==> 02-12: inputs <==
Design calc_didactic, start of the top module:
module calc_didactic(
        clk,
        rst,
        mem_addr,
        mem_we,
        mem_wdata,
        mem_rdata
    );
==> flow/config.mk <==
export PLATFORM = sky130hd
export DESIGN_NAME = calc_didactic
export DESIGN_NICKNAME = calc_didactic
export VERILOG_FILES = /design/flow/design.v
export SDC_FILE = /design/flow/constraint.sdc
export NUM_CORES = 4
export LEC_CHECK = 0
export CAP_MARGIN = 20
export CELL_PAD_IN_SITES_DETAIL_PLACEMENT = 0
export CELL_PAD_IN_SITES_GLOBAL_PLACEMENT = 0
export CORE_MARGIN = 10
export CORE_UTILIZATION = 40
export CTS_CLUSTER_SIZE = 15
export GPL_ROUTABILITY_DRIVEN = 0
export HOLD_SLACK_MARGIN = 0.17
export MAX_ROUTING_LAYER = met4
export MIN_ROUTING_LAYER = met1
export SLEW_MARGIN = 40
==> flow/constraint.sdc <==
create_clock -name core_clock -period 13.5 [get_ports {clk}]
set_input_delay 2.7000 -clock core_clock [delete_from_list [all_inputs] [get_ports {clk}]]
set_output_delay 2.7000 -clock core_clock [all_outputs]
set_load 0.01 [all_outputs]
run.sh (not shown) runs the stock make flow with config.mk's settings and CLKGATE_MAP_FILE=.
==> 06-18 (differences from 02-12) <==
==> flow/config.mk (replaced) <==
export PLATFORM = sky130hd
export DESIGN_NAME = calc_didactic
export DESIGN_NICKNAME = calc_didactic
export VERILOG_FILES = /design/flow/design.v
export SDC_FILE = /design/flow/constraint.sdc
export NUM_CORES = 4
export LEC_CHECK = 0
export ABC_AREA = 1
export CAP_MARGIN = 20
export CORE_MARGIN = 2
export CORE_UTILIZATION = 72
export CTS_CLUSTER_DIAMETER = 57
export CTS_CLUSTER_SIZE = 72
export PLACE_DENSITY_LB_ADDON = 0.19
export SLEW_MARGIN = 20
==> flow/constraint.sdc (replaced) <==
create_clock -name core_clock -period 5.55 [get_ports {clk}]
set_input_delay 1.1100 -clock core_clock [delete_from_list [all_inputs] [get_ports {clk}]]
set_output_delay 1.1100 -clock core_clock [all_outputs]
set_load 0.01 [all_outputs]
==> 06-27 (differences from 02-12) <==
==> flow/config.mk (replaced) <==
export PLATFORM = sky130hd
export DESIGN_NAME = calc_didactic
export DESIGN_NICKNAME = calc_didactic
export VERILOG_FILES = /design/flow/design.v
export SDC_FILE = /design/flow/constraint.sdc
export NUM_CORES = 4
export LEC_CHECK = 0
export CAP_MARGIN = 20
export CORE_MARGIN = 2
export CORE_UTILIZATION = 71
export CTS_CLUSTER_SIZE = 37
export SETUP_SLACK_MARGIN = 0.7
export SLEW_MARGIN = 20
==> flow/constraint.sdc (replaced) <==
create_clock -name core_clock -period 5.2 [get_ports {clk}]
set_input_delay 1.0400 -clock core_clock [delete_from_list [all_inputs] [get_ports {clk}]]
set_output_delay 1.0400 -clock core_clock [all_outputs]
set_load 0.01 [all_outputs]
==> comparison table <==
| metric | 06-27 | 02-12 | 06-18 |
|---|---|---|---|
| Outcome | stopped before the end | no timing/DRC/antenna violations | complete, but fails checks |
| Stage where the flow stopped | global routing | - | - |
| Violated checks | - | - | negative setup slack |
| Power dissipated in the clock network | - | 0.735 mW | 1.50 mW |
| Part of the cycle the worst path needs | - | 75.23% | 107.1% |
| Non-Filler Instances | - | 2378 | 2734 |
| Well Taps | - | 532 | 285 |
| Non-clk buf share | - | 4.214% | 9.525% |
| Final Total Pwr | - | 1.739 mW | 3.651 mW |
| Row Count | 55 | 74 | 55 |
| Length in cells of the worst reg-to-reg path | - | 24 | 29 |
| Setup TNS | - | 0 ps | -1542 ps |
| Top fanout value on the critical path | - | 29 | 7 |
| Met3 Wirelength | - | 4447 um | 10600 um |
| Post-layout utilization of the core | - | 45.04% | 88.59% |
| Rel. slew slack | - | 41.08% | 17.87% |
| Routed len/inst | - | 22.98 um | 24.10 um |
| CP Data Arrival Time | - | 7460 ps | 4830 ps |
| Peak supply drop | - | 0.00009938 V | 0.0002663 V |
| Data required time at the worst endpoint | - | 10800 ps | 4440 ps |
| Vias post-DR | - | 14.72k | 18.78k |
| Chip Width | 156.3 um | 223.0 um | 155.9 um |
Power is estimated from default activity; no workload was simulated.
